// thresholding
module thresholding(
    input wire clk, reset, enable,
    input wire signed [11 : 0] sig,
    output reg signed [11 : 0] y,
    output reg done,
    output reg [11 : 0] id
    );
For scale: roughly 210 flip-flops, roughly 40 I/O pins, about 13000 um2 of cells after synthesis.
clock: 13.5 ns
lec_check: 0
cap_margin: 20
core_margin: 2
core_utilization: 22
slew_margin: 20
run.sh (not shown) runs the stock make flow with config.mk's settings and CLKGATE_MAP_FILE=.
Next try:
--- a/flow/config.mk
+++ b/flow/config.mk
@@ -10 +10,2 @@
-export CORE_UTILIZATION = 22
+export CORE_UTILIZATION = 70
+export SETUP_SLACK_MARGIN = 1.52
What happened: The changed run failed in global routing (GRT-0232). Area after synthesis stays the same. Synthesized cell count does not change. Die size fell by well over a third.
Next try:
--- a/flow/config.mk
+++ b/flow/config.mk
@@ -8,0 +9 @@
+export CORE_ASPECT_RATIO = 1.43
@@ -10,2 +11,3 @@
-export CORE_UTILIZATION = 70
-export SETUP_SLACK_MARGIN = 1.52
+export CORE_UTILIZATION = 55
+export HOLD_SLACK_MARGIN = -0.04
+export PLACE_DENSITY_LB_ADDON = 0.26
==> flow/constraint.sdc (replaced) <==
create_clock -name core_clock -period 14.0 [get_ports {clk}]
set_input_delay 2.8000 -clock core_clock [delete_from_list [all_inputs] [get_ports {clk}]]
set_output_delay 2.8000 -clock core_clock [all_outputs]
set_load 0.01 [all_outputs]
After rerunning: With this change the flow produced a clean layout. Die size increases by 27%. Area after synthesis does not change. Synthesized cell count stays the same.
Next try:
--- a/flow/config.mk
+++ b/flow/config.mk
@@ -9 +8,0 @@
-export CORE_ASPECT_RATIO = 1.43
@@ -11,3 +10 @@
-export CORE_UTILIZATION = 55
-export HOLD_SLACK_MARGIN = -0.04
-export PLACE_DENSITY_LB_ADDON = 0.26
+export CORE_UTILIZATION = 62
==> flow/constraint.sdc (replaced) <==
create_clock -name core_clock -period 11.9 [get_ports {clk}]
set_input_delay 2.3800 -clock core_clock [delete_from_list [all_inputs] [get_ports {clk}]]
set_output_delay 2.3800 -clock core_clock [all_outputs]
set_load 0.01 [all_outputs]
- This time the run reached the layout checks and failed them: setup timing
- cell count increases by 1.1%
- via count increases by 5.6%
- routed wire length increases by 11%
Next try:
--- a/flow/config.mk
+++ b/flow/config.mk
@@ -10 +10 @@
-export CORE_UTILIZATION = 62
+export CORE_UTILIZATION = 40
==> flow/constraint.sdc (replaced) <==
create_clock -name core_clock -period 14.0 [get_ports {clk}]
set_input_delay 2.8000 -clock core_clock [delete_from_list [all_inputs] [get_ports {clk}]]
set_output_delay 2.8000 -clock core_clock [all_outputs]
set_load 0.01 [all_outputs]
After rerunning:
- The new run went through all stages and came out clean
- worst hold slack hardly moves
- die area increases by 53%
- setup slack improved by 1.8 ns
- final cell count increases by 4.4%
- synthesized area is unchanged
- critical path depth does not change
- first-iteration DRC count decreases by 28%
- count of clock-buffer cells in the layout increases by 1
Next try:
--- a/flow/config.mk
+++ b/flow/config.mk
@@ -10 +10,2 @@
-export CORE_UTILIZATION = 40
+export CORE_UTILIZATION = 66
+export SETUP_SLACK_MARGIN = 1.65
==> flow/constraint.sdc (replaced) <==
create_clock -name core_clock -period 13.5 [get_ports {clk}]
set_input_delay 2.7000 -clock core_clock [delete_from_list [all_inputs] [get_ports {clk}]]
set_output_delay 2.7000 -clock core_clock [all_outputs]
set_load 0.01 [all_outputs]
This time the run ended with an error in global routing.
Die size goes down by well over a third.
Synthesized cell count does not change.
Area after synthesis does not change.

========
== run 1 ==
The RTL this note starts from:
==> flow/design.v <==
`timescale 1ns / 1ps
module thresholding(
    input wire clk, reset, enable,
    input wire signed [11 : 0] sig,
    output reg signed [11 : 0] y,
    output reg done,
    output reg [11 : 0] id
    );
parameter N = 2048, W = 13, threshold = 84, MEAN = 958;
localparam IDLE = 1'b0,
           WAIT = 2'b1,
           WORKING = 1'b1;
reg signed [11 : 0] d [0 : W - 1];  
reg signed [11 : 0] th;
reg signed [16 : 0] sum;
reg signed [11 : 0] curr_avg;
wire signed [11 : 0] din_curr_avg;
wire signed [16 : 0] din_sum;
reg state;
wire signed [11 : 0] mean;
wire signed [11 : 0] sig_diff;
assign din_curr_avg = din_sum/W;
assign mean = MEAN;
assign sig_diff = sig - mean;
assign din_sum = (sum + sig_diff - d[W - 1]);
integer i, j;
always @ (posedge clk)
begin
    if(reset) begin
        for(i = 0; i < W; i = i + 1) begin
            d[i] <= 12'b0;
        end
        sum <= 17'b0;
        curr_avg <= 12'b0;
        th <= threshold;
        state <= IDLE;
        done <= 1'b0;
        id <= 12'b0;
    end
    else begin
        case(state)
        IDLE: begin
            if(enable == 1'b1) begin
                state <= WORKING;
                id <= 12'b111111111111;
            end
            done <= 1'b0;
        end
        WORKING: begin
            sum <= din_sum;
            curr_avg <= din_curr_avg;
            for(j = 1; j < W; j = j + 1) begin
                d[j] <= d[j - 1];
            end
            d[0] <= sig_diff;
            if(sig_diff >= th + curr_avg) begin
                y <= sig_diff;
            end
            else begin
                y <= 12'b0;
            end
            done <= 1'b1;
            id = id + 1;
            if(id == 2047)
                state <= IDLE;
        end
        endcase
    end
end
endmodule
==> flow/config.mk <==
export PLATFORM = sky130hd
export DESIGN_NAME = thresholding
export DESIGN_NICKNAME = thresholding
export VERILOG_FILES = /design/flow/design.v
export SDC_FILE = /design/flow/constraint.sdc
export NUM_CORES = 4
export LEC_CHECK = 0
export CAP_MARGIN = 20
export CORE_MARGIN = 2
export CORE_UTILIZATION = 61
export CTS_CLUSTER_SIZE = 42
export HOLD_SLACK_MARGIN = 0.29
export SETUP_SLACK_MARGIN = 2.05
export SLEW_MARGIN = 20
==> flow/constraint.sdc <==
create_clock -name core_clock -period 6.94 [get_ports {clk}]
set_input_delay 1.3880 -clock core_clock [delete_from_list [all_inputs] [get_ports {clk}]]
set_output_delay 1.3880 -clock core_clock [all_outputs]
set_load 0.01 [all_outputs]
Although run 1 finished all stages, its layout failed final checks on negative setup slack.
Relative to run 1, the following input files were edited for run 2:
- CORE_UTILIZATION: 61 -> 72
- SETUP_SLACK_MARGIN: 2.05 -> unset
- ABC_AREA: unset -> 1
- CTS_CLUSTER_SIZE: 42 -> 22
- HOLD_SLACK_MARGIN: 0.29 -> unset
- CTS_CLUSTER_DIAMETER: unset -> 299
- the clock period (ns, I/O delays scaled along): 6.94 -> 10.9
### Flow results
In the metrics for run 1 and run 2, the one carrying the higher chip area in the Yosys report is run 1.
Max xor/xnor cell area share of the yosys netlist across run 1 and run 2: run 1
Run 2 did not make it past global routing (5_1_grt), where a tool error ended it.
From run 1 to run 2 the numbers moved as follows: area of placed instances shrank by 2500 µm², synthesized instance count grew by 246, clock sink count closely matched the old numbers, HPWL after detailed placement -19%, number of buffers created by CTS shows a reduction of 9.
diff inputs: run 2 => run 3
- CTS_CLUSTER_DIAMETER removed (was 299)
- PLACE_DENSITY_LB_ADDON newly set to 0.09
- CTS_CLUSTER_SIZE removed (was 22)
- CAP_MARGIN changed from 20 to 35
- CORE_UTILIZATION changed from 72 to 62
- ABC_AREA removed (was 1)
- the clock period (ns, I/O delays scaled along) changed from 10.9 to 7.66
Notes after the runs:
Summary of run 3 over run 2: synthesized cell count lower; area of the die higher; pre-placement core utilization lower; post-synthesis share of cell area spent on and-or and or-and gates higher; average cell area after synthesis higher. Taking run 3 as 1.0, run 2 lands at 0.52 on number of setup buffers added after CTS. Run 3 ran in full, but the layout does not pass; the checks complain about negative setup slack. Run 3 does worse than run 2 on area of the core region. Lower area figure in the yosys stat output was reported by run 2, not run 3. Reported for run 2 and run 3, post-synthesis async set-or-reset flop share turned out identical to the last digit. Run 3 vs run 2, top logic cell family in the synthesized netlist: AND-OR/OR-AND gates vs simple AND/OR/NAND/NOR gates.

========
// thresholding: RTL as listed in full above, without the edits since
Settings: LEC_CHECK=0, CAP_MARGIN=20, CORE_MARGIN=2, CORE_UTILIZATION=63, SLEW_MARGIN=20; clock period 6.94 ns.
The starting point produced a layout that fails on negative setup slack.
Edit:
Settings changed: CORE_UTILIZATION 63 to 66, SETUP_SLACK_MARGIN from default to 1.4.
Clock period 6.94 ns to 13.5 ns, I/O delays scaled along.
Outcome: This time the run aborted during global routing with GRT-0232; area after synthesis is unchanged; die area falls by a few percent; synthesized cell count is unchanged.
Edit:
Settings changed: ABC_AREA from default to 0, CELL_PAD_IN_SITES_DETAIL_PLACEMENT from default to 2, CELL_PAD_IN_SITES_GLOBAL_PLACEMENT from default to 1, CORE_UTILIZATION 66 to 59, CTS_CLUSTER_SIZE from default to 78, GPL_TIMING_DRIVEN from default to 0, SETUP_SLACK_MARGIN 1.4 to default, SLEW_MARGIN 20 to 15, TNS_END_PERCENT from default to 30.
Clock period 13.5 ns to 10.7 ns, I/O delays scaled along.
With this change the flow ended with an error in detailed placement. Synthesized area does not change. Die area increases by 12%. Synthesized cell count stays the same.

========
Setup of rev 12:
// thresholding: RTL as listed in full above, without the edits since
clock: 12.1 ns
lec_check: 0
abc_area: 1
cap_margin: 35
core_margin: 2
core_utilization: 72
cts_cluster_size: 60
hold_slack_margin: 0.3
max_routing_layer: met4
min_routing_layer: met1
place_density_lb_addon: 0.2
slew_margin: 35
tns_end_percent: 5
FAIL rev 12 @ global routing (5_1_grt): tool exited with error
diff inputs: rev 12 => rev 13
# rev 12
export LEC_CHECK = 0
export ABC_AREA = 1
export CAP_MARGIN = 35
export CORE_MARGIN = 2
export CORE_UTILIZATION = 72
export CTS_CLUSTER_SIZE = 60
export HOLD_SLACK_MARGIN = 0.3
export MAX_ROUTING_LAYER = met4
export MIN_ROUTING_LAYER = met1
export PLACE_DENSITY_LB_ADDON = 0.2
export SLEW_MARGIN = 35
export TNS_END_PERCENT = 5
create_clock -name core_clock -period 12.1 [get_ports {clk}]
# rev 13
export LEC_CHECK = 0
export ABC_AREA = 1
export CAP_MARGIN = 20
export CORE_MARGIN = 2
export CORE_UTILIZATION = 70
export CTS_CLUSTER_SIZE = 87
export HOLD_SLACK_MARGIN = -0.09
export PLACE_DENSITY_LB_ADDON = 0.28
export SETUP_SLACK_MARGIN = -0.32
export SLEW_MARGIN = 20
export TNS_END_PERCENT = 5
create_clock -name core_clock -period 12.1 [get_ports {clk}]
Findings:
Although rev 13 finished all stages, its layout failed final checks on negative setup slack. From rev 12 to rev 13 the numbers moved as follows: die width went up by 1.4%; placed standard-cell area now smaller; synthesized area divided by synthesized cell count roughly the same. Going from rev 12 to rev 13, area inside the core boundary grows by about 3.6%. Row post-placement setup slack: rev 13 higher / rev 12 lower. HPWL after detailed placement delta (rev 13 -> rev 12): insignificant. Die area | rev 13 > rev 12. Against rev 12, rev 13 reports a vertical extent of the die that is higher.
